**design/flow/config.mk**
```make
export PLATFORM = sky130hd
export DESIGN_NAME = axilite
export DESIGN_NICKNAME = axilite
export VERILOG_FILES = /design/flow/design.v
export SDC_FILE = /design/flow/constraint.sdc
export NUM_CORES = 4
export LEC_CHECK = 0
export CAP_MARGIN = 15
export CORE_MARGIN = 2
export CORE_UTILIZATION = 72
export CTS_CLUSTER_SIZE = 27
export HOLD_SLACK_MARGIN = -0.07
export SETUP_SLACK_MARGIN = -0.2
export SLEW_MARGIN = 40
```
**design/flow/constraint.sdc**
```tcl
create_clock -name core_clock -period 1.89 [get_ports {clk}]
set_input_delay 0.3780 -clock core_clock [delete_from_list [all_inputs] [get_ports {clk}]]
set_output_delay 0.3780 -clock core_clock [all_outputs]
set_load 0.01 [all_outputs]
```
**design/flow/design.v**
```verilog
`timescale 1ns / 1ps
module axilite(
    input clk, reset, trigger, ARREADY, RVALID, AWREADY, WREADY, BVALID,
    input[4:0] length,
    input[31:0] source_address, destination_address, RDATA,
    output reg done, ARVALID, RREADY, AWVALID, WVALID, BREADY,
    output reg[31:0] ARADDR, AWADDR, WDATA,
    output reg[4:0] r_count, w_count);
    parameter READ_NONE=3'b000,
              READ_ADDR=3'b001,
              READ_DATA=3'b010,
              READ_STORE=3'b011,
              READ_DONE=3'b100;
    parameter WRITE_NONE=3'b000,          
              WRITE_ADDR=3'b001,
              WRITE_DATA=3'b010,
              WRITE_VALID=3'b011,
              WRITE_DONE=3'b100;
    reg [2:0] r_state, w_state;
    reg fifo_rd;
    reg aw_sent, w_sent;
    wire fifo_wr;
    wire fifo_full, fifo_empty;
    wire [31:0] fifo_data;
    wire start;
    wire [4:0] words;
    assign start = trigger && (w_state==WRITE_NONE);
    assign words = {2'b00, length[4:2]};
    assign fifo_wr = (r_state==READ_DATA) && RREADY && RVALID;
    FIFO fifom(.clk(clk), .reset(reset), .FIFO_RD(fifo_rd), .FIFO_WR(fifo_wr), .RDATA(RDATA), .FIFO_EMPTY(fifo_empty), .FIFO_FULL(fifo_full),
                .DATA_OUT(fifo_data));
    always @(posedge clk) begin
        if(reset) begin
            r_state<= READ_NONE;
            ARVALID<=0;
            RREADY<=0;
            r_count<= 0;
         end
         else begin
            case(r_state)
            READ_NONE: begin
                       if(start) begin
                        ARADDR<= source_address;
                        r_count<= words;
                        if(words!=0) begin
                         ARVALID<=1;
                         r_state<= READ_ADDR; end
                        end
                       end
            READ_ADDR: begin
                       if(ARREADY) begin
                       ARVALID<=0;
                       RREADY<=!fifo_full;
                       r_state<= READ_DATA; end
                       end 
            READ_DATA: begin
                       if(!RREADY)
                        RREADY<=!fifo_full;
                       else if(RVALID) begin
                        RREADY<=0;
                        r_count<=r_count-1;
                        r_state<= READ_STORE; end
                       end 
            READ_STORE: begin
                         r_state<=READ_DONE;
                        end
            READ_DONE: begin
                       if(r_count==0)
                        r_state<=READ_NONE;
                       else begin
                        ARADDR<=ARADDR+4; 
                        ARVALID<=1;
                        r_state<=READ_ADDR; end
                       end
            default:   r_state<=READ_NONE;
            endcase
        end
   end 
   always @(posedge clk) begin
           if(reset) begin
            w_state<= WRITE_NONE;
            AWVALID<=0;
            WVALID<=0;
            BREADY<=0;
            fifo_rd<=0;
            aw_sent<=0;
            w_sent<=0;
            done<=0;
            w_count<= 0;
           end
           else begin 
            fifo_rd<=0;
            case(w_state)
            WRITE_NONE: begin
                         if(start) begin
                          AWADDR<=destination_address;
                          w_count<=words;
                          done<=(words==0);
                          if(words!=0)
                           w_state<=WRITE_ADDR;
                          end
                         end
            WRITE_ADDR: begin
                         if(!fifo_empty) begin 
                          fifo_rd<=1; 
                          w_state<=WRITE_VALID; end
                         end
            WRITE_VALID: begin
                         if(!fifo_rd) begin
                          WDATA<=fifo_data;
                          AWVALID<=1;
                          WVALID<=1;
                          aw_sent<=0;
                          w_sent<=0;
                          w_state<=WRITE_DATA; end
                         end
            WRITE_DATA: begin
                         if(AWREADY && AWVALID) begin
                          AWVALID<=0;
                          aw_sent<=1;
                         end
                         if(WREADY && WVALID) begin
                          WVALID<=0;
                          w_sent<=1;
                         end
                         if((aw_sent || (AWREADY && AWVALID)) && (w_sent || (WREADY && WVALID))) begin
                          BREADY<=1;
                          w_state<=WRITE_DONE; end
                        end
            WRITE_DONE: begin
                         if(BVALID) begin
                          BREADY<=0;
                          w_count<=w_count-1;
                          if(w_count==1) begin
                           done<=1;
                           w_state<=WRITE_NONE; end
                          else begin
                           AWADDR<=AWADDR+4;
                           w_state<=WRITE_ADDR; end
                          end
                        end
            default:    w_state<=WRITE_NONE;
            endcase
      end
     end
endmodule
module FIFO(
    input clk, reset, FIFO_RD, FIFO_WR,
    input [31:0] RDATA,
    output FIFO_EMPTY, FIFO_FULL,
    output reg[31:0] DATA_OUT);
    reg[4:0] fifo_depth;
    reg[31:0] fifo_mem[0:15];
    reg[3:0] n,m;
    integer i;
    assign FIFO_EMPTY = (fifo_depth==0);
    assign FIFO_FULL = (fifo_depth==16);
    always @(posedge clk) begin
    if(reset) begin
                n<=0;
                m<=0;
                fifo_depth<=0;
                DATA_OUT<=0;
                for (i=0; i<16; i=i+1) begin
                fifo_mem[i]<=0; 
                end
               end
    else begin
            if(!FIFO_FULL && FIFO_WR)
                begin
                    fifo_mem[n]<=RDATA;
                    n<=(n==15)? 0:n+1;
                end
            if( !FIFO_EMPTY && FIFO_RD )
                begin
                    DATA_OUT<=fifo_mem[m];
                    m<=(m==15)? 0:m+1;
                end
            fifo_depth<=fifo_depth+(!FIFO_FULL && FIFO_WR)-(!FIFO_EMPTY && FIFO_RD);
          end
     end 
endmodule
```
**design/flow/run.sh**
```bash
#!/bin/bash
# the make line also repeats each setting of config.mk as NAME=value (left out here)
make -C /OpenROAD-flow-scripts/flow DESIGN_CONFIG=/design/flow/config.mk WORK_HOME=/design/flow/orfs CLKGATE_MAP_FILE= finish
```
==> results of run 1 <==
## layout make-up
cell class / instances / area, sq um / area share, %
sequential: 682 / 19800 / 51.4
multi-input combinational: 1480 / 10900 / 28.4
timing repair buffer: 474 / 4930 / 12.8
clock buffer: 102 / 1950 / 5.08
tap: 539 / 674 / 1.75
clock inverter: 20 / 120 / 0.312
inverter: 31 / 116 / 0.303
## metrics by stage
| stage | hold WS, ps | setup WS, ps | std cells | setup TNS (ps) |
|---|---|---|---|---|
| 2_1_floorplan | 403 | -1020 | 2373 | -123910 |
| 3_3_place_gp | 411 | -838 | 3180 | -355630 |
| 3_5_place_dp | 409 | -914 | 3180 | -383960 |
| 4_1_cts | 308 | -965 | 3309 | -66540 |
| 5_1_grt | 339 | -1050 | 3328 | -151570 |
| 6_report | 337 | -1010 | 3328 | -113260 |
## metal layers
metal	up-vias	share of wire, %
li1	9480	-
met1	11155	33
met2	1965	49
met3	453	12
met4	0	6.1
met5	-	0
## timing repair
item	in CTS	in global routing
setup endpoints to repair	42	66
pin swaps	8	34
gates cloned	0	1
resized	16	52
setup buffers	7	26
==> metrics.cfg, run 1 <==
[outcome]
outcome=failed layout checks
so_faults=setup timing

[synth]
syn_inst=2373
ys_area_sq_mm=0.0309
ys_sh_simple_pct=15.8
yosys_cells=2373
syn-num-nets=2500
area_leaders=edfxtp_1 59%, and2_1 10%, mux2i_1 6.3%
edf_count=608
synth_async_sr_flop_share_pct=0
synthDistinctLibCells=67
adder_share_pct=0.752
synthXorXnorAreaFrac_pct=0.963
compound_area_share_pct=7.20
ys_sh_mux_pct=8.72
ys_seq_share_pct=63.8
yosysWarnings=2
synth_top_cell_by_count=edfxtp_1
yosys.area.top_type_share_pct=59.0
synth_area_sq_mm=0.0309
avgSynthCellArea_sq_um=13.0
synth_flops=682
logic_family=simple AND/OR/NAND/NOR gates
common_cells=608 x edfxtp_1, 517 x and2_1, 194 x mux2i_1
yosysTopAreaCell=edfxtp_1
flop_cell=edfxtp_1

[routing]
final_antenna_net_count=0
drtIter0Drc=3605
wirelength_um=93000
dr.pass1.iters=9
drc_errors=0
vias=23053
wire_per_inst_um=27.9
antennaDiodeCount=0
vias_per_cell=6.93

[timing]
final.setup.worst_slack_ps=-1010
clock.fmax_mhz=344
finalCritPeriodShare_pct=154
hold_viol_final=0
clock_skew_ps=32.3
worst_slew_pin_slew_ps=894
rsz0062_at_grt=true
finalSetupViolCount=1033
drv_slew=0
slew_headroom_pct=40.4
period_minus_slack_ps=2900

[power]
power.density_mw_per_mm2=832
p_clk_mw=12.9
pg_seq_mw=17.2
leakage_nw=13.4
total_power_mw=32.0
comb-power_mw=1.94
switchingPower_mw=6.93
peakVddDrop_uv=972
pwr-share-clk_pct=40.2
combPwrFrac_pct=6.1
p_int_mw=25.1
maxPowerGroup=registers
power_frac_seq_pct=53.7
p_sw_share_pct=21.7

[floorplanning]
die_x_um=211
pin_count=221
core_area_sq_mm=0.0421
chip_area_sq_mm=0.0446
num_rows=75
die_h_um=211
fp_util_pct=73.4

[worst_setup_path]
rr_startpoint=fifom.fifo_depth[2]
crit_path_start=fifom.fifo_depth[2]
rrSetupSlack_ps=-1010
slowest_stage=or4b_4
critical_path.top_delay_family=simple AND/OR/NAND/NOR gates
critPathKind=flop to flop
worstPathRequired_ps=2400
start_kind=flop
r2r-end=fifom.fifo_depth[4]
crit_chain=inv_2 -> ha_4 -> or4b_4 -> and2_4 -> ha_4 -> inv_2 -> ha_4 -> fa_2 -> a21oi_2 -> nor2_1 -> or3_1 -> a21oi_2
path_depth=12
slowest_delay_ps=450
endpoint=fifom.fifo_depth[4]
cp_max_fo=2
end_kind=flop
ff2ff_path_depth=12
crit_path_frequent_cell=ha_4
path_buffers=2
cp_data_arrival_time_ps=3410

[cts]
htree_num_levels=3
clkLatencyLatePin_ps=600
tritoncts=done
cts_hold_buf=0
path_clk_slew_ps=70
clock-sinks=682
cts_root_buf=clkbuf_16
cts_inserted_buffers=68
cts_buffer_depth=3

[global_routing]
grt-ovfl-total=0
grt.busiest_layer=met2
grt_pass1_vias=23244
grtUsageMet3_pct=8.49
grtUsageTotal_pct=40.9
met2_usage_pct=67.4
grtUsageMet1_pct=50.8
antenna_found_initial=1
grt_pass1_wl_um=135000
grt_max_degree=69

[cells_and_area]
nets=2864
fin_util_pct=91.3
areaGrowthSynthToFinish_pct=24.4
n_fill_cell=1496
final_cell_area_sq_mm=0.0385

[placed_design]
port_buffers=218
placed_area_sq_mm=0.0359
place.gp.congestion=0.909
dp_hpwl_um=53700

[worst_hold_path]
hold_depth=3
hold_class=input port to flop
hp-start=reset
min_to=r_count[1]

[run]
warnings=39
drv_cap=0

==> run 2, diff against run 1 <==
ABC_AREA = 1   (was default)
CAP_MARGIN = 20   (was 15)
HOLD_SLACK_MARGIN = default   (was -0.07)
PLACE_DENSITY_LB_ADDON = 0.19   (was default)
SETUP_SLACK_MARGIN = 0.63   (was -0.2)
SLEW_MARGIN = 20   (was 40)
TNS_END_PERCENT = 5   (was default)
clock period = 4.08 ns   (was 1.89 ns; I/O delays follow)
==> run 2 against run 1 <==
Clock skew rose by 7.4 ps. Die area is 3.8% higher. Via count is 18% higher. Setup slack gained 2300 ps. Synthesized cell count up 54%. Cell area shrank 3.9%. Critical path depth fell by 7. The run now finishes clean. Sequential share of layout area grew 2.1 points. Largest power group unchanged. Hold slack improved by 71 ps. Highest routed layer unchanged. Combinational power down 51%.
==> metrics.cfg, run 2 <==
[outcome]
outcome=timing/DRC/antenna clean

[worst_setup_path]
path_buffers=4
rrSetupSlack_ps=1380
ff2ff_path_depth=9
r2r-end=fifom.DATA_OUT[17]
rr_startpoint=fifom.fifo_depth[2]
slowest_delay_ps=680
cp_data_arrival_time_ps=3160
critical_path.top_delay_family=buffers and inverters
worstPathRequired_ps=4430
path_depth=5
start_kind=input port
critPathKind=input port to flop
crit_chain=clkdlybuf4s50_1 -> buf_4 -> inv_2 -> nand2_1 -> buf_12
end_kind=flop
endpoint=fifom.fifo_mem[10][3]
crit_path_start=reset
cp_max_fo=35
slowest_stage=nand2_1

[worst_hold_path]
hold_class=flop to flop
min_to=r_state[1]
hp-start=r_state[4]
hold_depth=2

[synth]
yosys_cells=3648
yosysWarnings=2
avgSynthCellArea_sq_um=8.81
logic_family=simple AND/OR/NAND/NOR gates
ys_sh_mux_pct=0
adder_share_pct=0.724
yosys.area.top_type_share_pct=56.8
synth_top_cell_by_count=nand2_1
flop_cell=edfxtp_1
synth_flops=682
synth_async_sr_flop_share_pct=0
syn-num-nets=3775
ys_seq_share_pct=61.4
synthXorXnorAreaFrac_pct=0.763
ys_sh_simple_pct=26.6
yosysTopAreaCell=edfxtp_1
compound_area_share_pct=3.16
common_cells=1039 x nand2_1, 680 x nor2_1, 608 x edfxtp_1
area_leaders=edfxtp_1 57%, nand2_1 12%, nor2_1 7.9%
ys_area_sq_mm=0.0321
synth_area_sq_mm=0.0321
syn_inst=3648
synthDistinctLibCells=33
edf_count=608

[power]
pwr-share-clk_pct=41.3
comb-power_mw=0.952
p_int_mw=11.7
maxPowerGroup=registers
pg_seq_mw=7.94
switchingPower_mw=3.47
peakVddDrop_uv=414
p_sw_share_pct=22.9
combPwrFrac_pct=6.3
leakage_nw=15.4
p_clk_mw=6.26
power_frac_seq_pct=52.4
power.density_mw_per_mm2=410

[cells_and_area]
combGateArea_sq_mm=0.0101
n_fill_cell=2500
layout.cells.non_filler=4430
seq_area_sq_mm=0.0197
areaGrowthSynthToFinish_pct=15.0
fin_util_pct=83.8
nets=3910

[timing]
drv_slew=0
clock_skew_ps=39.7
period_minus_slack_ps=2810
slew_headroom_pct=19.7
rsz0062_at_grt=false
hold_viol_final=0
finalSetupViolCount=0
worst_slew_pin_slew_ps=1200
fin_tns_setup_ps=0
clock.fmax_mhz=356
finalCritPeriodShare_pct=68.9

[global_routing]
grt_pass1_wl_um=147000
grt-ovfl-total=0
grtUsageTotal_pct=41.4
antenna_found_initial=0
grt_pass1_vias=27303
grt_max_degree=146

[floorplanning]
chip_area_sq_mm=0.0463
core_area_sq_mm=0.0441
pin_count=221
die_x_um=215
fp_util_pct=72.8
die_h_um=215
num_rows=77

[cts]
cts_setup_buffers=0
cts_hold_buf=0
cts_root_buf=clkbuf_16
clock-sinks=682
tritoncts=done
clkLatencyLatePin_ps=630
cts_inserted_buffers=70
htree_num_levels=3
cts_resized=0
path_clk_slew_ps=60
cts_buffer_depth=3

[routing]
wl_met1_um=30500
vias=27209
drc_errors=0
highest_layer=met4
wire_per_inst_um=21.6
vias_per_cell=6.14
dr.pass1.iters=9
wl_met3_um=13000
drtIter0Drc=4498
route.met2.wl_um=45400
final_antenna_net_count=0
wirelength_um=95800

[placed_design]
dp_hpwl_um=54600
port_buffers=218
place_inst=4303
place.gp.congestion=0.910

[run]
warnings=40
drv_cap=0

[run 2: layout make-up]
cell class / instances / area share, %
inverter: 382 / 3.90
clock buffer: 90 / 5.08
tap: 592 / 2.00
timing repair buffer: 275 / 7.47
antenna: 1 / 0.00677
clock inverter: 36 / 0.836
multi-input combinational: 2372 / 27.3
sequential: 682 / 53.4
[run 2: metal layers]
layer	global-route usage (%)	vias up
met5	0	-
li1	-	11963
met4	28.1	0
met3	9.14	519
met2	68.2	2330
met1	49.1	12397
[run 2: through the flow]
step | power [mW] | setup slack (ps) | hold WS (ps) | area (sq um)
finish | 15.2 | 1270 | 408 | 37000
global placement | 8.94 | 863 | 398 | 34800
global route | 15.5 | 1230 | 416 | 37000
detailed placement | 8.99 | 764 | 397 | 34800
floorplan | 8.54 | 1180 | 388 | 32100
CTS | 15.1 | 1380 | 405 | 37000
==> run 3, diff against run 2 <==
ABC_AREA = default   (was 1)
CTS_CLUSTER_SIZE = 55   (was 27)
PLACE_DENSITY_LB_ADDON = 0.18   (was 0.19)
SETUP_SLACK_MARGIN = default   (was 0.63)
TNS_END_PERCENT = default   (was 5)
clock period = 3.15 ns   (was 4.08 ns; I/O delays follow)
==> run 3 against run 2 <==
Still clean. Clock power rose by 23%. Global-route usage fell by 5.4 points. Power rose by 25%. Die area fell by 3.7%. Via count fell by 22%. Sequential power rose by about 30%. Critical endpoint is now fifom.fifo_depth[4].
==> metrics.cfg, run 3 <==
[floorplanning]
die_x_um=211
fp_util_pct=73.4
num_rows=75
pin_count=221
chip_area_sq_mm=0.0446
core_area_sq_mm=0.0421
die_h_um=211

[worst_setup_path]
critical_path.top_delay_family=simple AND/OR/NAND/NOR gates
rr_startpoint=fifom.fifo_depth[3]
end_kind=flop
cp_data_arrival_time_ps=3470
critPathKind=flop to flop
slowest_stage=or4b_1
ff2ff_path_depth=12
crit_path_start=fifom.fifo_depth[3]
slowest_delay_ps=470
path_depth=12
worstPathRequired_ps=3660
start_kind=flop
crit_chain=inv_1 -> ha_1 -> or4b_1 -> and2_2 -> ha_1 -> inv_1 -> ha_1 -> fa_2 -> a21oi_1 -> nor2_1 -> or3_1 -> a21oi_1
r2r-end=fifom.fifo_depth[4]
path_buffers=2
crit_path_frequent_cell=ha_1
endpoint=fifom.fifo_depth[4]
cp_max_fo=2
rrSetupSlack_ps=190

[synth]
common_cells=608 x edfxtp_1, 517 x and2_1, 194 x mux2i_1
synth_top_cell_by_count=edfxtp_1
ys_area_sq_mm=0.0309
edf_count=608
flop_cell=edfxtp_1
compound_area_share_pct=7.20
ys_sh_mux_pct=8.72
adder_share_pct=0.752
syn_inst=2373
logic_family=simple AND/OR/NAND/NOR gates
synthXorXnorAreaFrac_pct=0.963
yosysTopAreaCell=edfxtp_1
area_leaders=edfxtp_1 59%, and2_1 10%, mux2i_1 6.3%
synth_flops=682
synthDistinctLibCells=67
yosysWarnings=2
syn-num-nets=2500
avgSynthCellArea_sq_um=13.0
synth_async_sr_flop_share_pct=0
synth_area_sq_mm=0.0309
yosys_cells=2373
ys_sh_simple_pct=15.8
yosys.area.top_type_share_pct=59.0
ys_seq_share_pct=63.8

[placed_design]
dp_hpwl_um=46000
place_ws_ps=152
place.gp.congestion=0.871
port_buffers=218

[timing]
finalCritPeriodShare_pct=94.1
fin_tns_setup_ps=0
finalSetupViolCount=0
slew_headroom_pct=27.2
rsz0062_at_grt=false
clock.fmax_mhz=337
clock_skew_ps=23.7
hold_viol_final=0
period_minus_slack_ps=2960
worst_slew_pin_slew_ps=1090
final.setup.worst_slack_ps=186
drv_slew=0

[global_routing]
grt_pass1_vias=21170
grtUsageTotal_pct=36.0
grt_max_degree=72
grt-ovfl-total=0
antenna_found_initial=4
grt_pass1_wl_um=120000

[power]
peakVddDrop_uv=546
switchingPower_mw=4.00
p_sw_share_pct=21.1
combPwrFrac_pct=4.9
leakage_nw=12.3
power_frac_seq_pct=54.3
maxPowerGroup=registers
comb-power_mw=0.938
pwr-share-clk_pct=40.7
pg_seq_mw=10.3
p_clk_mw=7.73
p_int_mw=15.0
power.density_mw_per_mm2=525

[cts]
htree_num_levels=3
cts_hold_buf=0
cts_inserted_buffers=67
cts_setup_buffers=0
path_clk_slew_ps=60
tritoncts=done
clkLatencyLatePin_ps=600
cts_root_buf=clkbuf_16
clock-sinks=682
cts_buffer_depth=3

[routing]
wirelength_um=79900
vias_per_cell=6.70
drtIter0Drc=2995
wire_per_inst_um=25.3
final_antenna_net_count=0
vias=21150
dr.pass1.iters=6
drc_errors=0

[worst_hold_path]
hold_class=flop to flop
hold_depth=0
min_to=WDATA[14]
hp-start=fifom.DATA_OUT[14]

[run]
warnings=34
drv_cap=0

[outcome]
outcome=timing/DRC/antenna clean

[cells_and_area]
areaGrowthSynthToFinish_pct=17.0
n_fill_cell=1978
fin_util_pct=85.9
nets=2692

-- run 3: layout make-up --
| cell class | count | area, sq um | area share (%) |
|---|---|---|---|
| clock buffer | 98 | 1900 | 5.24 |
| clock inverter | 19 | 176 | 0.488 |
| inverter | 31 | 116 | 0.322 |
| multi-input combinational | 1479 | 10600 | 29.2 |
| timing repair buffer | 304 | 3000 | 8.28 |
| sequential | 682 | 19700 | 54.6 |
| antenna | 4 | 10.0 | 0.0277 |
| tap | 539 | 674 | 1.86 |
-- run 3: routing by layer --
layer  vias up  wire length, um  global-route usage, %
met4         0             3570                   17.3
met1     10335            28800                   46.9
li1       9149                -                      -
met5         -                0                      0
met2      1386            39000                   59.6
met3       280             8470                   6.07
-- run 3: timing repair --
item                                    CTS  global route
resized                                   0             1
hold endpoints to repair                  0             0
endpoints found under the setup margin    0             1
-- run 3: stage by stage --
| stage | area [sq um] | hold slack, ps | total power [mW] | std cells |
|---|---|---|---|---|
| floorplan | 31000 | 403 | 10.9 | 2373 |
| global placement | 34100 | 411 | 11.3 | 3035 |
| detailed placement | 34100 | 407 | 11.4 | 3035 |
| CTS | 36200 | 427 | 19.0 | 3152 |
| global route | 36200 | 439 | 19.4 | 3152 |
| finish | 36200 | 425 | 19.0 | 3156 |
==> run 4, diff against run 3 <==
ABC_AREA = 1   (was default)
CORE_MARGIN = 6   (was 2)
CORE_UTILIZATION = 40   (was 72)
CTS_CLUSTER_DIAMETER = 119   (was default)
CTS_CLUSTER_SIZE = default   (was 55)
GPL_TIMING_DRIVEN = 1   (was default)
MIN_ROUTING_LAYER = met2   (was default)
PLACE_DENSITY_LB_ADDON = default   (was 0.18)
SETUP_SLACK_MARGIN = -0.23   (was default)
TNS_END_PERCENT = 60   (was default)
clock period = 4.52 ns   (was 3.15 ns; I/O delays follow)
==> run 4 against run 3 <==
Count of clock-buffer cells in the layout up 13. Via count increased by 60%. Power down 24%. Register-to-register slack gained 1400 ps. Now fails the layout checks on DRC.
==> metrics.cfg, run 4 <==
[outcome]
outcome=failed layout checks
so_faults=DRC

[power]
power_frac_seq_pct=49.8
p_clk_mw=6.33
pwr-share-clk_pct=44.1
leakage_nw=15.6
p_sw_share_pct=23.6
total_power_mw=14.4
peakVddDrop_uv=318
combPwrFrac_pct=6.1
p_int_mw=11.0
switchingPower_mw=3.38
power.density_mw_per_mm2=378
maxPowerGroup=registers
pg_seq_mw=7.16
comb-power_mw=0.875

[global_routing]
grt_max_degree=159
antenna_found_initial=0
grtUsageTotal_pct=31.9
grt-ovfl-total=0
grt_pass1_vias=34563
grt_pass1_wl_um=145000

[synth]
area_leaders=edfxtp_1 57%, nand2_1 12%, nor2_1 7.9%
yosys.area.top_type_share_pct=56.8
syn_inst=3648
synth_top_cell_by_count=nand2_1
synthDistinctLibCells=33
synth_area_sq_mm=0.0321
avgSynthCellArea_sq_um=8.81
syn-num-nets=3775
ys_seq_share_pct=61.4
edf_count=608
adder_share_pct=0.724
ys_sh_simple_pct=26.6
yosys_cells=3648
yosysTopAreaCell=edfxtp_1
synth_async_sr_flop_share_pct=0
common_cells=1039 x nand2_1, 680 x nor2_1, 608 x edfxtp_1
yosysWarnings=2
ys_sh_mux_pct=0
synth_flops=682
compound_area_share_pct=3.16
logic_family=simple AND/OR/NAND/NOR gates
synthXorXnorAreaFrac_pct=0.763
flop_cell=edfxtp_1
ys_area_sq_mm=0.0321

[worst_setup_path]
cp_max_fo=26
crit_chain=buf_4 -> clkinv_1 -> nand2_1 -> buf_12 -> a21oi_1 -> nor2_1 -> a21oi_1
path_buffers=3
crit_path_frequent_cell=a21oi_1
r2r-end=fifom.DATA_OUT[18]
rr_startpoint=fifom.m[2]
path_depth=7
crit_path_start=fifom.m[2]
ff2ff_path_depth=7
worstPathRequired_ps=5040
slowest_delay_ps=800
rrSetupSlack_ps=1550
slowest_stage=nand2_1
start_kind=flop
critPathKind=flop to flop
cp_data_arrival_time_ps=3490
end_kind=flop
critical_path.top_delay_family=simple AND/OR/NAND/NOR gates
endpoint=fifom.DATA_OUT[18]

[floorplanning]
pin_count=221
core_area_sq_mm=0.0793
die_x_um=295
fp_util_pct=40.5
die_h_um=295
chip_area_sq_mm=0.0873
num_rows=103

[cts]
cts_setup_buffers=0
path_clk_slew_ps=60
cts_inserted_buffers=78
clkLatencyLatePin_ps=660
tritoncts=done
cts_root_buf=clkbuf_16
cts_buffer_depth=3
clock-sinks=682
htree_num_levels=3
cts_hold_buf=0
cts_resized=0

[routing]
wire_per_inst_um=19.7
drtIter0Drc=6982
vias=33744
vias_per_cell=6.87
dr.pass1.iters=49
drc_errors=2
wirelength_um=97000
final_antenna_net_count=0

[placed_design]
port_buffers=218
place_inst=4767
place.gp.congestion=0.912
dp_hpwl_um=56200
placed_area_sq_mm=0.0355

[cells_and_area]
n_fill_cell=7458
seq_area_sq_mm=0.0197
final_cell_area_sq_mm=0.0380
layout.cells.non_filler=4914
combGateArea_sq_mm=0.0101
nets=3924
areaGrowthSynthToFinish_pct=18.2

[timing]
period_minus_slack_ps=2970
rsz0062_at_grt=false
clock_skew_ps=33.6
clock.fmax_mhz=337
slew_headroom_pct=30.1
finalCritPeriodShare_pct=65.6
drv_slew=0
worst_slew_pin_slew_ps=1050
finalSetupViolCount=0
fin_tns_setup_ps=0
hold_viol_final=0

[run]
warnings=40
drv_cap=0

[worst_hold_path]
min_to=r_state[1]
hold_class=flop to flop
hold_depth=2
hp-start=r_state[4]

==> run 4: metal layers <==
metal / share of wire, % / up-vias / track usage, %
met3: 41 / 1012 / 42.8
met5: 1.0 / - / 13.7
met4: 9.6 / 26 / 5.94
met1: 0 / 11972 / -
li1: - / 11967 / -
met2: 48 / 8767 / 38.5
==> run 4: cell type report <==
cell class	count	share of cell area, %
diodes	3	0.0198
clock buffers	111	5.73
clock inverters	33	0.883
inverters	382	3.80
multi-input cells	2372	26.6
flip-flops and latches	682	52.0
well taps	1050	3.46
repair buffers	281	7.52
==> run 4: per-stage QoR <==
step                setup slack, ps  util (%)  hold slack, ps
global route                   1500      47.9             422
detailed placement             1030      44.7             394
global placement               1070      44.7             395
CTS                            1710      47.9             402
finish                         1550      47.9             401
floorplan                       601         -             388
==> run 5, diff against run 4 <==
ABC_AREA = default   (was 1)
CAP_MARGIN = 15   (was 20)
CORE_MARGIN = 2   (was 6)
CORE_UTILIZATION = 72   (was 40)
CTS_CLUSTER_DIAMETER = default   (was 119)
CTS_CLUSTER_SIZE = 27   (was default)
GPL_TIMING_DRIVEN = default   (was 1)
HOLD_SLACK_MARGIN = -0.07   (was default)
MIN_ROUTING_LAYER = default   (was met2)
SETUP_SLACK_MARGIN = 0.55   (was -0.23)
SLEW_MARGIN = 40   (was 20)
TNS_END_PERCENT = default   (was 60)
clock period = 1.85 ns   (was 4.52 ns; I/O delays follow)
==> run 5 against run 4 <==
The layout fails its checks (setup timing). Area after synthesis down 3.8%. Sequential share of layout area down 3.0 points. Power up 140%. Sequential power up 150%. Count of clock-buffer cells in the layout down 5. Via count down 17%. Clock skew down 7.1 ps. Critical path type unchanged.
==> metrics.cfg, run 5 <==
[routing]
final_antenna_net_count=0
wire_per_inst_um=40.6
wirelength_um=139000
dr.pass1.iters=17
drtIter0Drc=6878
vias=28015
drc_errors=0
vias_per_cell=8.19

[global_routing]
antenna_found_initial=26
met2_usage_pct=76.5
grt_pass1_wl_um=160000
grt-ovfl-total=0
grt.busiest_layer=met2
grtUsageTotal_pct=49.4
grtUsageMet3_pct=15.3
grt_pass1_vias=25538
grtUsageMet1_pct=58.1
grt_max_degree=57

[cts]
cts_root_buf=clkbuf_16
cts_inserted_buffers=68
cts_buffer_depth=3
clock-sinks=682
clkLatencyLatePin_ps=640
cts_hold_buf=0
htree_num_levels=3
tritoncts=done
path_clk_slew_ps=70

[worst_setup_path]
r2r-end=fifom.fifo_depth[4]
critical_path.top_delay_family=simple AND/OR/NAND/NOR gates
crit_path_frequent_cell=ha_4
crit_chain=inv_2 -> ha_4 -> or4b_4 -> and2_4 -> ha_4 -> inv_2 -> ha_4 -> fa_2 -> a21oi_4 -> nor2_2 -> or3_4 -> a21oi_2
path_buffers=2
worstPathRequired_ps=2400
end_kind=flop
path_depth=12
rr_startpoint=fifom.fifo_depth[3]
cp_data_arrival_time_ps=3670
start_kind=flop
endpoint=fifom.fifo_depth[4]
slowest_stage=or4b_4
cp_max_fo=2
rrSetupSlack_ps=-1270
crit_path_start=fifom.fifo_depth[3]
critPathKind=flop to flop
ff2ff_path_depth=12
slowest_delay_ps=480

[synth]
syn_inst=2373
synth_top_cell_by_count=edfxtp_1
yosysTopAreaCell=edfxtp_1
area_leaders=edfxtp_1 59%, and2_1 10%, mux2i_1 6.3%
edf_count=608
ys_seq_share_pct=63.8
synthXorXnorAreaFrac_pct=0.963
synth_flops=682
yosys.area.top_type_share_pct=59.0
compound_area_share_pct=7.20
flop_cell=edfxtp_1
common_cells=608 x edfxtp_1, 517 x and2_1, 194 x mux2i_1
yosysWarnings=2
adder_share_pct=0.752
synth_area_sq_mm=0.0309
yosys_cells=2373
logic_family=simple AND/OR/NAND/NOR gates
synth_async_sr_flop_share_pct=0
ys_sh_mux_pct=8.72
avgSynthCellArea_sq_um=13.0
ys_sh_simple_pct=15.8
ys_area_sq_mm=0.0309
syn-num-nets=2500
synthDistinctLibCells=67

[power]
power_frac_seq_pct=51.2
total_power_mw=34.5
p_sw_share_pct=24.3
combPwrFrac_pct=6.9
maxPowerGroup=registers
power.density_mw_per_mm2=855
switchingPower_mw=8.39
peakVddDrop_uv=901
pwr-share-clk_pct=41.9
comb-power_mw=2.37
pg_seq_mw=17.7
leakage_nw=14.1
p_int_mw=26.1
p_clk_mw=14.4

[worst_hold_path]
hold_class=input port to flop
min_to=r_count[1]
hp-start=reset
hold_depth=3

[floorplanning]
fp_util_pct=73.4
pin_count=221
chip_area_sq_mm=0.0446
num_rows=75
die_x_um=211
die_h_um=211
core_area_sq_mm=0.0421

[run]
drv_cap=0
warnings=39

[cells_and_area]
areaGrowthSynthToFinish_pct=30.4
nets=2944
fin_util_pct=95.7
layout.cells.non_filler=3422

[timing]
finalSetupViolCount=1240
period_minus_slack_ps=3120
fin_tns_setup_ps=-385760
hold_viol_final=0
drv_slew=0
rsz0062_at_grt=true
finalCritPeriodShare_pct=168
worst_slew_pin_slew_ps=1350
slew_headroom_pct=8.80
final.setup.worst_slack_ps=-1270
clock.fmax_mhz=321
clock_skew_ps=26.5

[placed_design]
dp_hpwl_um=52500
place_inst=3192
port_buffers=218
place_ws_ps=-943
place.gp.congestion=0.910

[outcome]
so_faults=setup timing
outcome=failed layout checks

==> run 5: area by class of cell <==
class / instances / area [sq um]
sequential: 682 / 19800
clock buffer: 106 / 1990
fill: 860 / 1820
clock inverter: 17 / 153
timing repair buffer: 554 / 6070
multi-input combinational: 1480 / 11500
inverter: 31 / 116
tap: 539 / 674
antenna: 13 / 32.5
==> run 5: layer usage <==
metal	vias to the layer above	wire, um
met5	-	656
met1	12652	37500
met2	3986	56500
met3	1682	26800
met4	34	17700
li1	9661	-
==> run 5: stage by stage <==
step	area [sq um]	hold WS, ps
after floorplan	31300	403
after global placement	36000	408
after detailed placement	36000	412
after CTS	39100	315
after global routing	40300	340
final	40300	351
==> run 5: repair_timing <==
action / CTS / global route
endpoints found under the setup margin: 1324 / 1356
gates cloned: 10 / 9
buffers inserted: 47 / 28
pin swaps: 39 / 41
gates resized: 221 / 183
==> run 6, diff against run 5 <==
ABC_AREA = 0   (was default)
CAP_MARGIN = 10   (was 15)
CORE_ASPECT_RATIO = 0.8   (was default)
CORE_UTILIZATION = 56   (was 72)
CTS_CLUSTER_DIAMETER = 375   (was default)
CTS_CLUSTER_SIZE = default   (was 27)
GPL_TIMING_DRIVEN = 1   (was default)
HOLD_SLACK_MARGIN = 0.15   (was -0.07)
MAX_ROUTING_LAYER = met5   (was default)
MIN_ROUTING_LAYER = met2   (was default)
SETUP_SLACK_MARGIN = default   (was 0.55)
SLEW_MARGIN = 5   (was 40)
TNS_END_PERCENT = 60   (was default)
clock period = 4.52 ns   (was 1.85 ns; I/O delays follow)
==> run 6 against run 5 <==
The run now finishes clean. Die area grew 28%. Register-to-register slack gained 2600 ps. Sequential power shrank 59%. Area after synthesis is the same. Highest routed layer unchanged. Synthesized cell count is the same. Largest cell class unchanged. Critical path depth shrank 7. Setup slack gained 2500 ps. Largest power group unchanged. Critical path type is now input port to flop. Clock skew shrank 0.59 ps. Non-clock buffer count shrank 271.
==> metrics.cfg, run 6 <==
[outcome]
outcome=timing/DRC/antenna clean

[power]
maxPowerGroup=registers
p_clk_mw=5.74
total_power_mw=13.6
pg_seq_mw=7.18
p_int_mw=10.6
pwr-share-clk_pct=42.2
combPwrFrac_pct=5.0
p_sw_share_pct=22.2
power.density_mw_per_mm2=374
power_frac_seq_pct=52.8
comb-power_mw=0.675
switchingPower_mw=3.02
leakage_nw=12.3
peakVddDrop_uv=274

[worst_setup_path]
rr_startpoint=fifom.fifo_depth[2]
slowest_delay_ps=1000
cp_max_fo=17
crit_path_start=RVALID
ff2ff_path_depth=12
critPathKind=input port to flop
r2r-end=fifom.fifo_depth[4]
slowest_stage=o21ai_4
cp_data_arrival_time_ps=3620
endpoint=fifom.fifo_mem[13][18]
start_kind=input port
path_depth=5
end_kind=flop
worstPathRequired_ps=4840
rrSetupSlack_ps=1340
path_buffers=2
critical_path.top_delay_family=AND-OR/OR-AND gates
crit_chain=clkdlybuf4s50_1 -> and4b_1 -> nand3_1 -> o21ai_4 -> buf_12

[routing]
wire_per_inst_um=24.9
drtIter0Drc=4959
final_antenna_net_count=0
vias=26593
dr.pass1.iters=10
vias_per_cell=8.02
wirelength_um=82400
drc_errors=0

[worst_hold_path]
min_to=WDATA[17]
hold_class=flop to flop
hp-start=fifom.DATA_OUT[17]
hold_depth=0

[placed_design]
port_buffers=218
dp_hpwl_um=48100
place.gp.congestion=0.847

[timing]
fin_tns_setup_ps=0
period_minus_slack_ps=3300
rsz0062_at_grt=false
clock_skew_ps=25.9
finalSetupViolCount=0
drv_slew=0
slew_headroom_pct=20.7
finalCritPeriodShare_pct=73.0
hold_viol_final=0
clock.fmax_mhz=303
worst_slew_pin_slew_ps=1190

[global_routing]
grt_pass1_wl_um=123000
grt_max_degree=69
grtUsageTotal_pct=42.2
grt-ovfl-total=0
grt_pass1_vias=28672
antenna_found_initial=0

[synth]
yosysTopAreaCell=edfxtp_1
synth_area_sq_mm=0.0309
synth_top_cell_by_count=edfxtp_1
synth_flops=682
compound_area_share_pct=7.20
logic_family=simple AND/OR/NAND/NOR gates
avgSynthCellArea_sq_um=13.0
common_cells=608 x edfxtp_1, 517 x and2_1, 194 x mux2i_1
adder_share_pct=0.752
ys_seq_share_pct=63.8
synthDistinctLibCells=67
synth_async_sr_flop_share_pct=0
flop_cell=edfxtp_1
synthXorXnorAreaFrac_pct=0.963
ys_sh_mux_pct=8.72
ys_sh_simple_pct=15.8
syn-num-nets=2500
yosys_cells=2373
yosysWarnings=2
syn_inst=2373
ys_area_sq_mm=0.0309
area_leaders=edfxtp_1 59%, and2_1 10%, mux2i_1 6.3%
edf_count=608
yosys.area.top_type_share_pct=59.0

[cts]
cts_resized=0
clock-sinks=682
cts_buffer_depth=3
cts_setup_buffers=0
cts_root_buf=clkbuf_16
path_clk_slew_ps=60
tritoncts=done
htree_num_levels=3
cts_inserted_buffers=69
cts_hold_buf=0
clkLatencyLatePin_ps=640

[cells_and_area]
nets=2673
combGateArea_sq_mm=0.0106
fin_util_pct=66.2
n_fill_cell=3988
seq_area_sq_mm=0.0197
areaGrowthSynthToFinish_pct=17.6

[floorplanning]
pin_count=221
fp_util_pct=56.3
core_area_sq_mm=0.0549
die_x_um=267
chip_area_sq_mm=0.0571
die_h_um=214
num_rows=77

[run]
drv_cap=0
warnings=36

## run 6: final cells by class
type	instances	area share, %
Timing Repair Buffer	283	7.81
Clock buffer	97	5.40
Antenna cell	2	0.0138
Sequential cell	682	54.3
Multi-Input combinational cell	1479	29.0
Inverter	31	0.320
Clock inverter	30	0.695
Tap cell	711	2.45
## run 6: layer usage
metal  routed length (um)  share of wire (%)  track usage (%)
met3                35300                 43             57.9
met1                    0                  0                -
met5                  826                1.0             16.6
met4                 6590                8.0             7.64
met2                39700                 48             49.0
## run 6: stage by stage
stage / area, sq um / instances / worst slack [ps] / hold WS, ps
floorplan: 30900 / 2373 / 120 / 403
global placement: 34200 / 3186 / 838 / 410
detailed placement: 34200 / 3186 / 762 / 410
CTS: 36400 / 3313 / 1360 / 430
global route: 36400 / 3313 / 1190 / 443
finish: 36400 / 3315 / 1220 / 428
==> run 7, diff against run 6 <==
ABC_AREA = default   (was 0)
CAP_MARGIN = 20   (was 10)
CORE_ASPECT_RATIO = default   (was 0.8)
CORE_UTILIZATION = 72   (was 56)
CTS_CLUSTER_DIAMETER = default   (was 375)
CTS_CLUSTER_SIZE = 27   (was default)
GPL_TIMING_DRIVEN = default   (was 1)
HOLD_SLACK_MARGIN = -0.1   (was 0.15)
MAX_ROUTING_LAYER = default   (was met5)
MIN_ROUTING_LAYER = default   (was met2)
SLEW_MARGIN = 20   (was 5)
TNS_END_PERCENT = default   (was 60)
clock period = 2.7 ns   (was 4.52 ns; I/O delays follow)
==> run 7 against run 6 <==
First-iteration DRC count decreased by 45%. Clock skew is 8.5 ps lower. Highest routed layer unchanged. Setup slack worse by 1200 ps. Area after synthesis unchanged. The layout now fails its checks (setup timing). Global-route usage fell by 7.3 points.
==> metrics.cfg, run 7 <==
[cts]
cts_hold_buf=0
clock-sinks=682
cts_inserted_buffers=69
cts_root_buf=clkbuf_16
htree_num_levels=3
clkLatencyLatePin_ps=590
tritoncts=done
cts_buffer_depth=3
path_clk_slew_ps=60

[routing]
vias_per_cell=6.57
wirelength_um=77100
drtIter0Drc=2736
vias=20885
dr.pass1.iters=9
final_antenna_net_count=0
wire_per_inst_um=24.3
drc_errors=0

[power]
p_int_mw=17.8
pwr-share-clk_pct=41.4
power_frac_seq_pct=53.5
switchingPower_mw=4.68
maxPowerGroup=registers
p_sw_share_pct=20.8
combPwrFrac_pct=5.0
comb-power_mw=1.13
total_power_mw=22.5
pg_seq_mw=12.0
power.density_mw_per_mm2=610
leakage_nw=12.6
p_clk_mw=9.32
peakVddDrop_uv=617

[synth]
avgSynthCellArea_sq_um=13.0
adder_share_pct=0.752
logic_family=simple AND/OR/NAND/NOR gates
edf_count=608
synth_async_sr_flop_share_pct=0
ys_sh_mux_pct=8.72
yosysWarnings=2
synthDistinctLibCells=67
syn-num-nets=2500
ys_area_sq_mm=0.0309
compound_area_share_pct=7.20
synth_area_sq_mm=0.0309
synth_flops=682
syn_inst=2373
area_leaders=edfxtp_1 59%, and2_1 10%, mux2i_1 6.3%
common_cells=608 x edfxtp_1, 517 x and2_1, 194 x mux2i_1
ys_sh_simple_pct=15.8
synthXorXnorAreaFrac_pct=0.963
ys_seq_share_pct=63.8
yosys_cells=2373
yosysTopAreaCell=edfxtp_1
flop_cell=edfxtp_1
yosys.area.top_type_share_pct=59.0
synth_top_cell_by_count=edfxtp_1

[timing]
hold_viol_final=0
period_minus_slack_ps=2700
clock.fmax_mhz=370
rsz0062_at_grt=true
finalSetupViolCount=1
worst_slew_pin_slew_ps=859
finalCritPeriodShare_pct=100
slew_headroom_pct=42.7
final.setup.worst_slack_ps=-1.51
clock_skew_ps=17.4
drv_slew=0

[floorplanning]
chip_area_sq_mm=0.0446
pin_count=221
num_rows=75
fp_util_pct=73.4
die_h_um=211
core_area_sq_mm=0.0421
die_x_um=211

[worst_setup_path]
crit_chain=inv_2 -> ha_4 -> or4b_4 -> and2_4 -> ha_4 -> inv_2 -> ha_4 -> fa_2 -> a21oi_2 -> nor2_1 -> or3_1 -> a21oi_2
endpoint=fifom.fifo_depth[4]
start_kind=flop
rr_startpoint=fifom.fifo_depth[2]
critical_path.top_delay_family=simple AND/OR/NAND/NOR gates
rrSetupSlack_ps=-2
path_buffers=2
crit_path_frequent_cell=ha_4
crit_path_start=fifom.fifo_depth[2]
path_depth=12
r2r-end=fifom.fifo_depth[4]
slowest_delay_ps=450
cp_data_arrival_time_ps=3210
slowest_stage=or4b_4
cp_max_fo=2
end_kind=flop
ff2ff_path_depth=12
critPathKind=flop to flop
worstPathRequired_ps=3210

[placed_design]
dp_hpwl_um=48100
place_inst=3047
port_buffers=218
placed_area_sq_mm=0.0346
place.gp.congestion=0.877

[cells_and_area]
layout.cells.non_filler=3178
areaGrowthSynthToFinish_pct=19.1
n_fill_cell=1891
fin_util_pct=87.4
final_cell_area_sq_mm=0.0368
nets=2711

[outcome]
so_faults=setup timing
outcome=failed layout checks

[worst_hold_path]
min_to=WDATA[24]
hp-start=fifom.DATA_OUT[24]
hold_class=flop to flop
hold_depth=0

[global_routing]
antenna_found_initial=4
grt-ovfl-total=0
grt_pass1_vias=20979
grt_pass1_wl_um=118000
grt_max_degree=69
grtUsageTotal_pct=34.9

[run]
warnings=38
drv_cap=0

## run 7: what timing repair did
item                                    CTS  global route
setup buffers                             4             1
endpoints found under the setup margin    1             1
hold endpoints to repair                  0             0
gates cloned                              0             0
pin swaps                                 6             3
resized                                   2             2
## run 7: area by class of cell
type / count / area (sq um) / share of cell area (%)
diodes: 1 / 2.50 / 0.00679
flip-flops and latches: 682 / 19800 / 53.6
multi-input cells: 1479 / 10600 / 28.8
clock inverters: 23 / 183 / 0.496
clock buffers: 102 / 2010 / 5.46
repair buffers: 321 / 3490 / 9.47
inverters: 31 / 116 / 0.316
well taps: 539 / 674 / 1.83
## run 7: through the flow
step | setup slack [ps] | hold slack, ps | TNS (ps)
after floorplan | -495 | 403 | -141560
after CTS | 6.02 | 421 | 0
after global routing | -110 | 438 | -110
after detailed placement | -74.5 | 408 | -74.5
final | -1.51 | 423 | -1.51
after global placement | -22.8 | 409 | -22.8
## run 7: routing by layer
layer | up-vias | track usage, % | part of all wire (%)
li1 | 9188 | - | -
met5 | - | 0 | 0.031
met3 | 183 | 7.23 | 11
met4 | 4 | 11.0 | 2.4
met2 | 1226 | 58.1 | 49
met1 | 10284 | 46.9 | 38
==> run 8, diff against run 7 <==
CORE_UTILIZATION = 68   (was 72)
CTS_CLUSTER_SIZE = 15   (was 27)
HOLD_SLACK_MARGIN = default   (was -0.1)
SETUP_SLACK_MARGIN = 0.12   (was default)
clock period = 1.76 ns   (was 2.7 ns; I/O delays follow)
==> run 8 against run 7 <==
Power rose by 58%. Still fails the layout checks on setup timing. Area after synthesis did not move. Cell count rose by 11%. Cell area rose by 9.8%. Hold slack got worse by 41 ps. Clock power rose by about 60%. Clock skew rose by 9.9 ps.
==> metrics.cfg, run 8 <==
[outcome]
outcome=failed layout checks
so_faults=setup timing

[synth]
synthDistinctLibCells=67
synth_async_sr_flop_share_pct=0
ys_area_sq_mm=0.0309
synth_area_sq_mm=0.0309
compound_area_share_pct=7.20
ys_seq_share_pct=63.8
synth_flops=682
synth_top_cell_by_count=edfxtp_1
syn_inst=2373
adder_share_pct=0.752
common_cells=608 x edfxtp_1, 517 x and2_1, 194 x mux2i_1
logic_family=simple AND/OR/NAND/NOR gates
synthXorXnorAreaFrac_pct=0.963
yosysWarnings=2
yosysTopAreaCell=edfxtp_1
yosys.area.top_type_share_pct=59.0
edf_count=608
ys_sh_simple_pct=15.8
yosys_cells=2373
syn-num-nets=2500
flop_cell=edfxtp_1
area_leaders=edfxtp_1 59%, and2_1 10%, mux2i_1 6.3%
ys_sh_mux_pct=8.72
avgSynthCellArea_sq_um=13.0

[routing]
drc_errors=0
final_antenna_net_count=0
vias=23092
dr.pass1.iters=6
vias_per_cell=6.57
wire_per_inst_um=27.0
drtIter0Drc=3236
wirelength_um=94900

[power]
leakage_nw=14.4
maxPowerGroup=registers
combPwrFrac_pct=6.3
comb-power_mw=2.26
peakVddDrop_uv=971
switchingPower_mw=7.68
pwr-share-clk_pct=41.8
p_clk_mw=14.9
pg_seq_mw=18.4
p_sw_share_pct=21.6
power.density_mw_per_mm2=880
power_frac_seq_pct=51.8
p_int_mw=27.9

[worst_setup_path]
slowest_stage=or4b_4
critPathKind=flop to flop
worstPathRequired_ps=2280
end_kind=flop
critical_path.top_delay_family=simple AND/OR/NAND/NOR gates
crit_path_start=fifom.fifo_depth[2]
endpoint=fifom.fifo_depth[4]
crit_path_frequent_cell=ha_4
cp_max_fo=2
r2r-end=fifom.fifo_depth[4]
path_depth=12
ff2ff_path_depth=12
start_kind=flop
rrSetupSlack_ps=-950
crit_chain=inv_2 -> ha_4 -> or4b_4 -> and2_4 -> ha_4 -> inv_4 -> ha_4 -> fa_2 -> a21oi_2 -> nor2_1 -> or3_1 -> a21oi_2
cp_data_arrival_time_ps=3230
path_buffers=2
slowest_delay_ps=450
rr_startpoint=fifom.fifo_depth[2]

[global_routing]
grtUsageMet3_pct=7.55
grtUsageMet1_pct=49.0
antenna_found_initial=2
met2_usage_pct=62.9
grt_pass1_vias=23049
grt_pass1_wl_um=134000
grt_max_degree=59
grtUsageTotal_pct=38.0
grt-ovfl-total=0
grt.busiest_layer=met2

[timing]
period_minus_slack_ps=2710
clock_skew_ps=27.3
hold_viol_final=0
timing.hold.ws_ps=381
worst_slew_pin_slew_ps=790
slew_headroom_pct=47.2
final.setup.worst_slack_ps=-949
finalCritPeriodShare_pct=154
clock.fmax_mhz=369
finalSetupViolCount=1218
drv_slew=0
rsz0062_at_grt=true

[worst_hold_path]
hold_class=input port to flop
min_to=r_count[1]
hold_depth=3
hp-start=reset

[floorplanning]
num_rows=78
pin_count=221
core_area_sq_mm=0.0451
die_x_um=217
fp_util_pct=68.6
chip_area_sq_mm=0.0472
die_h_um=217

[cts]
cts_root_buf=clkbuf_16
cts_hold_buf=0
cts_buffer_depth=3
htree_num_levels=3
cts_inserted_buffers=70
tritoncts=done
path_clk_slew_ps=60
clkLatencyLatePin_ps=610
clock-sinks=682

[cells_and_area]
n_fill_cell=1832
final_cell_area_sq_mm=0.0405
nets=2987
areaGrowthSynthToFinish_pct=30.8
layout.cells.non_filler=3514

[placed_design]
place.gp.congestion=0.863
port_buffers=218
place_inst=3273
dp_hpwl_um=50800
placed_area_sq_mm=0.0362
place_ws_ps=-1050

[run]
warnings=39
drv_cap=0

run 8: repair_timing:
item / 4_1_cts / 5_1_grt
pin swaps: 37 / 32
resized: 321 / 79
cloned: 8 / 15
setup buffers: 74 / 25
endpoints found under the hold margin: 0 / 0
endpoints found under the setup margin: 1244 / 1259
run 8: per-stage QoR:
stage	power (mW)	TNS (ps)	utilization, %
after detailed placement	20.7	-519910	80.3
final	35.6	-364610	89.7
after global routing	36.4	-416800	89.7
after global placement	20.6	-475590	80.3
after CTS	35.3	-195320	87.9
after floorplan	19.5	-246710	-
run 8: final cells by class:
class	instances	area (sq um)	share of cell area [%]
diodes	1	2.50	0.00619
clock buffers	98	1920	4.75
repair buffers	595	6490	16.1
flip-flops and latches	682	19800	48.8
well taps	600	751	1.86
clock inverters	27	319	0.789
multi-input cells	1480	11100	27.4
inverters	31	119	0.294
run 8: metal layers:
layer  vias to the layer above  part of all wire, %
met5                         -                0.042
met2                      1689                   49
li1                       9743                    -
met3                       335                   11
met1                     11323                   35
met4                         2                  4.6
==> run 9, diff against run 8 <==
CORE_UTILIZATION = 72   (was 68)
CTS_CLUSTER_DIAMETER = 362   (was default)
clock period = 2.6 ns   (was 1.76 ns; I/O delays follow)
==> run 9 against run 8 <==
Still fails the layout checks on setup timing. Non-clock buffer count down 251. Power fell by 41%. Clock skew fell by 2.0 ps. Largest cell class unchanged.
==> metrics.cfg, run 9 <==
[timing]
final.setup.worst_slack_ps=-123
slew_headroom_pct=45.9
clock_skew_ps=25.3
drv_slew=0
finalCritPeriodShare_pct=105
fin_tns_setup_ps=-155
hold_viol_final=0
worst_slew_pin_slew_ps=812
period_minus_slack_ps=2720
clock.fmax_mhz=367
rsz0062_at_grt=true
finalSetupViolCount=2

[power]
p_clk_mw=7.50
comb-power_mw=1.20
p_int_mw=16.6
switchingPower_mw=4.60
pwr-share-clk_pct=35.4
power.density_mw_per_mm2=583
leakage_nw=12.3
p_sw_share_pct=21.7
maxPowerGroup=registers
peakVddDrop_uv=610
pg_seq_mw=12.5
power_frac_seq_pct=58.9
combPwrFrac_pct=5.7

[routing]
vias_per_cell=6.55
drc_errors=0
wirelength_um=77500
dr.pass1.iters=6
drtIter0Drc=2979
wire_per_inst_um=24.4
vias=20779
final_antenna_net_count=0

[cts]
cts_root_buf=clkbuf_16
cts_buffer_depth=3
path_clk_slew_ps=70
cts_inserted_buffers=51
cts_hold_buf=0
clock-sinks=682
htree_num_levels=2
tritoncts=done
clkLatencyLatePin_ps=630

[worst_setup_path]
worstPathRequired_ps=3140
crit_path_start=fifom.fifo_depth[2]
rr_startpoint=fifom.fifo_depth[2]
slowest_stage=or4b_4
start_kind=flop
critical_path.top_delay_family=simple AND/OR/NAND/NOR gates
endpoint=fifom.fifo_depth[4]
end_kind=flop
critPathKind=flop to flop
path_depth=12
crit_path_frequent_cell=ha_4
r2r-end=fifom.fifo_depth[4]
ff2ff_path_depth=12
path_buffers=2
cp_max_fo=2
crit_chain=inv_2 -> ha_4 -> or4b_4 -> and2_4 -> ha_4 -> inv_2 -> ha_4 -> fa_2 -> a21oi_2 -> nor2_2 -> or3_1 -> a21oi_2
slowest_delay_ps=450
rrSetupSlack_ps=-120
cp_data_arrival_time_ps=3270

[synth]
syn-num-nets=2500
avgSynthCellArea_sq_um=13.0
synth_async_sr_flop_share_pct=0
synth_area_sq_mm=0.0309
ys_seq_share_pct=63.8
ys_area_sq_mm=0.0309
synthDistinctLibCells=67
logic_family=simple AND/OR/NAND/NOR gates
ys_sh_mux_pct=8.72
synth_flops=682
synthXorXnorAreaFrac_pct=0.963
synth_top_cell_by_count=edfxtp_1
common_cells=608 x edfxtp_1, 517 x and2_1, 194 x mux2i_1
compound_area_share_pct=7.20
area_leaders=edfxtp_1 59%, and2_1 10%, mux2i_1 6.3%
edf_count=608
flop_cell=edfxtp_1
yosysTopAreaCell=edfxtp_1
yosys.area.top_type_share_pct=59.0
syn_inst=2373
adder_share_pct=0.752
ys_sh_simple_pct=15.8
yosys_cells=2373
yosysWarnings=2

[floorplanning]
die_h_um=211
fp_util_pct=73.4
pin_count=221
core_area_sq_mm=0.0421
die_x_um=211
chip_area_sq_mm=0.0446
num_rows=75

[global_routing]
grt_max_degree=69
grt_pass1_wl_um=118000
grtUsageTotal_pct=35.0
grtUsageMet3_pct=5.87
antenna_found_initial=1
grt_pass1_vias=20662
grtUsageMet1_pct=47.6
grt.busiest_layer=met2
grt-ovfl-total=0
met2_usage_pct=58.1

[cells_and_area]
areaGrowthSynthToFinish_pct=17.4
fin_util_pct=86.2
nets=2716
n_fill_cell=2042

[placed_design]
place.gp.congestion=0.870
place_ws_ps=-208
port_buffers=218
dp_hpwl_um=48600

[worst_hold_path]
hp-start=reset
hold_class=input port to flop
min_to=r_state[4]
hold_depth=2

[run]
warnings=39
drv_cap=0

[outcome]
outcome=failed layout checks
so_faults=setup timing

-- run 9: what timing repair did --
item,CTS,global route
endpoints found under the setup margin,2,3
setup buffers,4,3
endpoints found under the hold margin,0,0
pin swaps,8,4
resized,3,3
-- run 9: metal layers --
metal	wire (um)	vias up	part of all wire, %
met4	2150	0	2.8
met5	0	-	0
met3	7510	182	9.7
met1	29400	10235	38
li1	-	9183	-
met2	38400	1179	50
-- run 9: per-stage QoR --
stage / hold WS, ps / power, mW / std cells / area (sq um)
2_1_floorplan: 403 / 13.2 / 2373 / 31000
3_3_place_gp: 408 / 13.8 / 3068 / 34700
3_5_place_dp: 410 / 13.9 / 3068 / 34700
4_1_cts: 352 / 21.2 / 3168 / 36300
5_1_grt: 387 / 21.7 / 3172 / 36300
6_report: 375 / 21.2 / 3172 / 36300
-- run 9: final cells by class --
cell class | instances | area, sq um | share of cell area [%]
Sequential cell | 682 | 19800 | 54.4
Multi-Input combinational cell | 1479 | 10600 | 29.3
Timing Repair Buffer | 344 | 3650 | 10.0
Clock buffer | 92 | 1430 | 3.94
Tap cell | 539 | 674 | 1.86
Inverter | 31 | 116 | 0.320
Clock inverter | 4 | 57.6 | 0.158
Antenna cell | 1 | 2.50 | 0.00689
==> run 10, diff against run 9 <==
CORE_UTILIZATION = 68   (was 72)
CTS_CLUSTER_DIAMETER = default   (was 362)
CTS_CLUSTER_SIZE = 27   (was 15)
SETUP_SLACK_MARGIN = default   (was 0.12)
clock period = 2.27 ns   (was 2.6 ns; I/O delays follow)
==> run 10 against run 9 <==
Still fails the layout checks on setup timing. Cell count up 4.1%. Flip-flop count unchanged. Critical path depth unchanged. Routed wire length rose by 0.80%. Hold slack improved by 2.7 ps. First-iteration DRC count down 8.4%. Combinational power increased by 18%. Power grew 30%. Utilization shrank 2.7 points. Clock skew about the same. Critical endpoint unchanged.
==> metrics.cfg, run 10 <==
[cts]
clock-sinks=682
cts_root_buf=clkbuf_16
clkLatencyLatePin_ps=610
path_clk_slew_ps=60
cts_buffer_depth=3
htree_num_levels=3
tritoncts=done
cts_hold_buf=0
cts_inserted_buffers=70

[routing]
final_antenna_net_count=0
wire_per_inst_um=23.7
vias=20878
drtIter0Drc=2730
drc_errors=0
dr.pass1.iters=6
wirelength_um=78100
antennaDiodeCount=0
vias_per_cell=6.32

[worst_hold_path]
min_to=r_state[4]
hp-start=reset
hold_depth=3
hold_class=input port to flop

[synth]
ys_sh_mux_pct=8.72
synth_async_sr_flop_share_pct=0
area_leaders=edfxtp_1 59%, and2_1 10%, mux2i_1 6.3%
yosys_cells=2373
syn_inst=2373
edf_count=608
avgSynthCellArea_sq_um=13.0
syn-num-nets=2500
yosys.area.top_type_share_pct=59.0
yosysWarnings=2
common_cells=608 x edfxtp_1, 517 x and2_1, 194 x mux2i_1
ys_area_sq_mm=0.0309
synth_top_cell_by_count=edfxtp_1
synth_flops=682
synthXorXnorAreaFrac_pct=0.963
logic_family=simple AND/OR/NAND/NOR gates
ys_seq_share_pct=63.8
yosysTopAreaCell=edfxtp_1
flop_cell=edfxtp_1
synth_area_sq_mm=0.0309
ys_sh_simple_pct=15.8
compound_area_share_pct=7.20
synthDistinctLibCells=67
adder_share_pct=0.752

[power]
peakVddDrop_uv=770
switchingPower_mw=5.76
maxPowerGroup=registers
p_int_mw=21.8
power_frac_seq_pct=51.9
pwr-share-clk_pct=43.0
comb-power_mw=1.41
power.density_mw_per_mm2=732
pg_seq_mw=14.3
p_clk_mw=11.9
leakage_nw=12.9
p_sw_share_pct=20.9
combPwrFrac_pct=5.1

[worst_setup_path]
end_kind=flop
cp_max_fo=2
crit_path_frequent_cell=ha_4
crit_chain=inv_2 -> ha_4 -> or4b_4 -> and2_4 -> ha_4 -> inv_2 -> ha_4 -> fa_2 -> a21oi_2 -> nor2_1 -> or3_1 -> a21oi_2
slowest_stage=or4b_4
crit_path_start=fifom.fifo_depth[2]
worstPathRequired_ps=2790
rrSetupSlack_ps=-420
endpoint=fifom.fifo_depth[4]
cp_data_arrival_time_ps=3220
path_buffers=2
slowest_delay_ps=460
critPathKind=flop to flop
start_kind=flop
r2r-end=fifom.fifo_depth[4]
path_depth=12
critical_path.top_delay_family=simple AND/OR/NAND/NOR gates
rr_startpoint=fifom.fifo_depth[2]
ff2ff_path_depth=12

[floorplanning]
chip_area_sq_mm=0.0472
die_h_um=217
fp_util_pct=68.6
pin_count=221
num_rows=78
core_area_sq_mm=0.0451
die_x_um=217

[global_routing]
grt_pass1_wl_um=119000
antenna_found_initial=0
grt_pass1_vias=20878
grtUsageTotal_pct=33.2
grt_max_degree=69
grt-ovfl-total=0

[placed_design]
port_buffers=218
place_ws_ps=-506
place_inst=3158
dp_hpwl_um=48200
place.gp.congestion=0.862

[timing]
worst_slew_pin_slew_ps=810
clock_skew_ps=25.7
rsz0062_at_grt=true
clock.fmax_mhz=371
finalCritPeriodShare_pct=119
finalSetupViolCount=4
hold_viol_final=0
slew_headroom_pct=46.0
drv_slew=0
period_minus_slack_ps=2690
final.setup.worst_slack_ps=-425

[outcome]
so_faults=setup timing
outcome=failed layout checks

[run]
warnings=39
drv_cap=0

[cells_and_area]
nets=2773
layout.cells.non_filler=3301
areaGrowthSynthToFinish_pct=21.8
n_fill_cell=2415

==> run 10: stage by stage <==
step           power (mW)  cell area (sq um)  hold slack (ps)  TNS, ps  util [%]
2_1_floorplan        15.1              31200              403    -7260         -
3_3_place_gp         15.9              35100              408   -42980      77.9
3_5_place_dp         15.9              35100              410   -55170      77.9
4_1_cts              27.6              37500              354     -872      83.2
5_1_grt              28.2              37700              368    -1280      83.5
6_report             27.6              37700              378     -874      83.5
==> run 10: layout make-up <==
cell class	count	area (sq um)	area share, %
clock inverter	32	378	1.00
multi-input combinational	1480	10700	28.4
clock buffer	95	1990	5.28
tap	600	751	1.99
sequential	682	19800	52.5
inverter	31	119	0.316
timing repair buffer	381	3960	10.5
==> run 10: layer usage <==
layer / vias up / track usage [%] / wire length, um
li1: 9315 / - / -
met1: 10270 / 45.2 / 30800
met2: 1127 / 54.5 / 38200
met3: 166 / 5.34 / 7100
met4: 0 / 12.4 / 2090
met5: - / 0 / 0
==> run 10: repair_timing <==
item	CTS	global route
pin swaps	10	11
buffers inserted	4	11
setup endpoints to repair	5	9
gates cloned	0	1
endpoints found under the hold margin	0	0
gates resized	3	8
==> run 11, diff against run 10 <==
CORE_UTILIZATION = 40   (was 68)
CTS_CLUSTER_SIZE = default   (was 27)
clock period = 3.45 ns   (was 2.27 ns; I/O delays follow)
==> run 11 against run 10 <==
The run now finishes clean. Via count down 4.3%. Die area up 69%. Maximum frequency down 13%. Cell count up 11%. Utilization down 35 points. Largest cell class unchanged. Sequential power down 34%. Highest routed layer unchanged. Clock power down 34%. Critical path depth unchanged. Critical endpoint unchanged. Cell area down 1.2%. Clock skew down 6.4 ps.
==> metrics.cfg, run 11 <==
[cts]
cts_setup_buffers=0
clkLatencyLatePin_ps=630
cts_root_buf=clkbuf_16
tritoncts=done
path_clk_slew_ps=60
cts_inserted_buffers=73
clock-sinks=682
cts_buffer_depth=3
cts_resized=0
htree_num_levels=3
cts_hold_buf=0

[global_routing]
grtUsageTotal_pct=20.8
grt-ovfl-total=0
grt_pass1_wl_um=124000
grt_pass1_vias=20044
antenna_found_initial=3
grt_max_degree=71

[synth]
compound_area_share_pct=7.20
yosysWarnings=2
synth_top_cell_by_count=edfxtp_1
yosys.area.top_type_share_pct=59.0
synth_area_sq_mm=0.0309
ys_seq_share_pct=63.8
synthXorXnorAreaFrac_pct=0.963
synth_async_sr_flop_share_pct=0
ys_area_sq_mm=0.0309
common_cells=608 x edfxtp_1, 517 x and2_1, 194 x mux2i_1
yosys_cells=2373
syn_inst=2373
logic_family=simple AND/OR/NAND/NOR gates
adder_share_pct=0.752
edf_count=608
ys_sh_mux_pct=8.72
synth_flops=682
flop_cell=edfxtp_1
synthDistinctLibCells=67
ys_sh_simple_pct=15.8
syn-num-nets=2500
avgSynthCellArea_sq_um=13.0
yosysTopAreaCell=edfxtp_1
area_leaders=edfxtp_1 59%, and2_1 10%, mux2i_1 6.3%

[floorplanning]
core_area_sq_mm=0.0762
die_x_um=282
num_rows=101
chip_area_sq_mm=0.0796
fp_util_pct=40.6
die_h_um=282
pin_count=221

[power]
power_frac_seq_pct=51.9
switchingPower_mw=3.90
combPwrFrac_pct=4.8
comb-power_mw=0.865
power.density_mw_per_mm2=487
total_power_mw=18.1
p_sw_share_pct=21.5
p_clk_mw=7.85
p_int_mw=14.2
leakage_nw=12.5
peakVddDrop_uv=330
pwr-share-clk_pct=43.3
pg_seq_mw=9.40
maxPowerGroup=registers

[worst_setup_path]
endpoint=fifom.fifo_depth[4]
path_buffers=2
cp_max_fo=5
slowest_delay_ps=540
crit_path_frequent_cell=ha_1
rrSetupSlack_ps=340
r2r-end=fifom.fifo_depth[4]
crit_path_start=fifom.fifo_depth[3]
cp_data_arrival_time_ps=3660
critPathKind=flop to flop
ff2ff_path_depth=12
critical_path.top_delay_family=simple AND/OR/NAND/NOR gates
path_depth=12
rr_startpoint=fifom.fifo_depth[3]
slowest_stage=or4b_1
worstPathRequired_ps=3990
crit_chain=inv_1 -> ha_1 -> or4b_1 -> and2_2 -> ha_1 -> inv_1 -> ha_1 -> fa_1 -> a21oi_1 -> nor2_1 -> or3_1 -> a21oi_1
end_kind=flop
start_kind=flop

[timing]
timing.hold.ws_ps=432
final.setup.worst_slack_ps=338
rsz0062_at_grt=false
slew_headroom_pct=44.0
drv_slew=0
period_minus_slack_ps=3110
hold_viol_final=0
clock_skew_ps=19.3
clock.fmax_mhz=321
finalSetupViolCount=0
finalCritPeriodShare_pct=90.2
worst_slew_pin_slew_ps=839

[cells_and_area]
nets=2704
areaGrowthSynthToFinish_pct=20.3

[worst_hold_path]
hold_class=flop to flop
hp-start=fifom.DATA_OUT[17]
hold_depth=0
min_to=WDATA[17]

[routing]
vias_per_cell=5.45
drc_errors=0
final_antenna_net_count=0
vias=19975
wirelength_um=82900
wire_per_inst_um=22.6
drtIter0Drc=1655
dr.pass1.iters=5

[placed_design]
port_buffers=218
dp_hpwl_um=50300
place_ws_ps=356
place.gp.congestion=0.809

[outcome]
outcome=timing/DRC/antenna clean

[run]
drv_cap=0
warnings=35

==> run 11: metrics by stage <==
step | cells | util (%) | TNS (ps) | cell area [sq um]
detailed placement | 3531 | 45.7 | 0 | 34800
finish | 3666 | 48.8 | 0 | 37200
global route | 3665 | 48.8 | 0 | 37200
floorplan | 2373 | - | -219930 | 30900
CTS | 3664 | 48.8 | 0 | 37200
global placement | 3531 | 45.7 | 0 | 34800
==> run 11: per-layer routing <==
metal,up-vias,part of all wire [%],GRT usage (%)
met5,-,0,0
met4,0,2.4,6.46
met3,122,7.4,3.92
met2,694,48,35.2
met1,9994,42,27.2
li1,9165,-,-
==> run 11: final cells by class <==
type	count	area, sq um
Inverter	31	116
Timing Repair Buffer	310	3100
Fill cell	6606	39000
Antenna cell	1	2.50
Tap cell	1030	1290
Clock buffer	106	2080
Sequential cell	682	19700
Multi-Input combinational cell	1479	10600
Clock inverter	27	307
Power figures rest on the tool's default switching activity, not on a simulated workload.
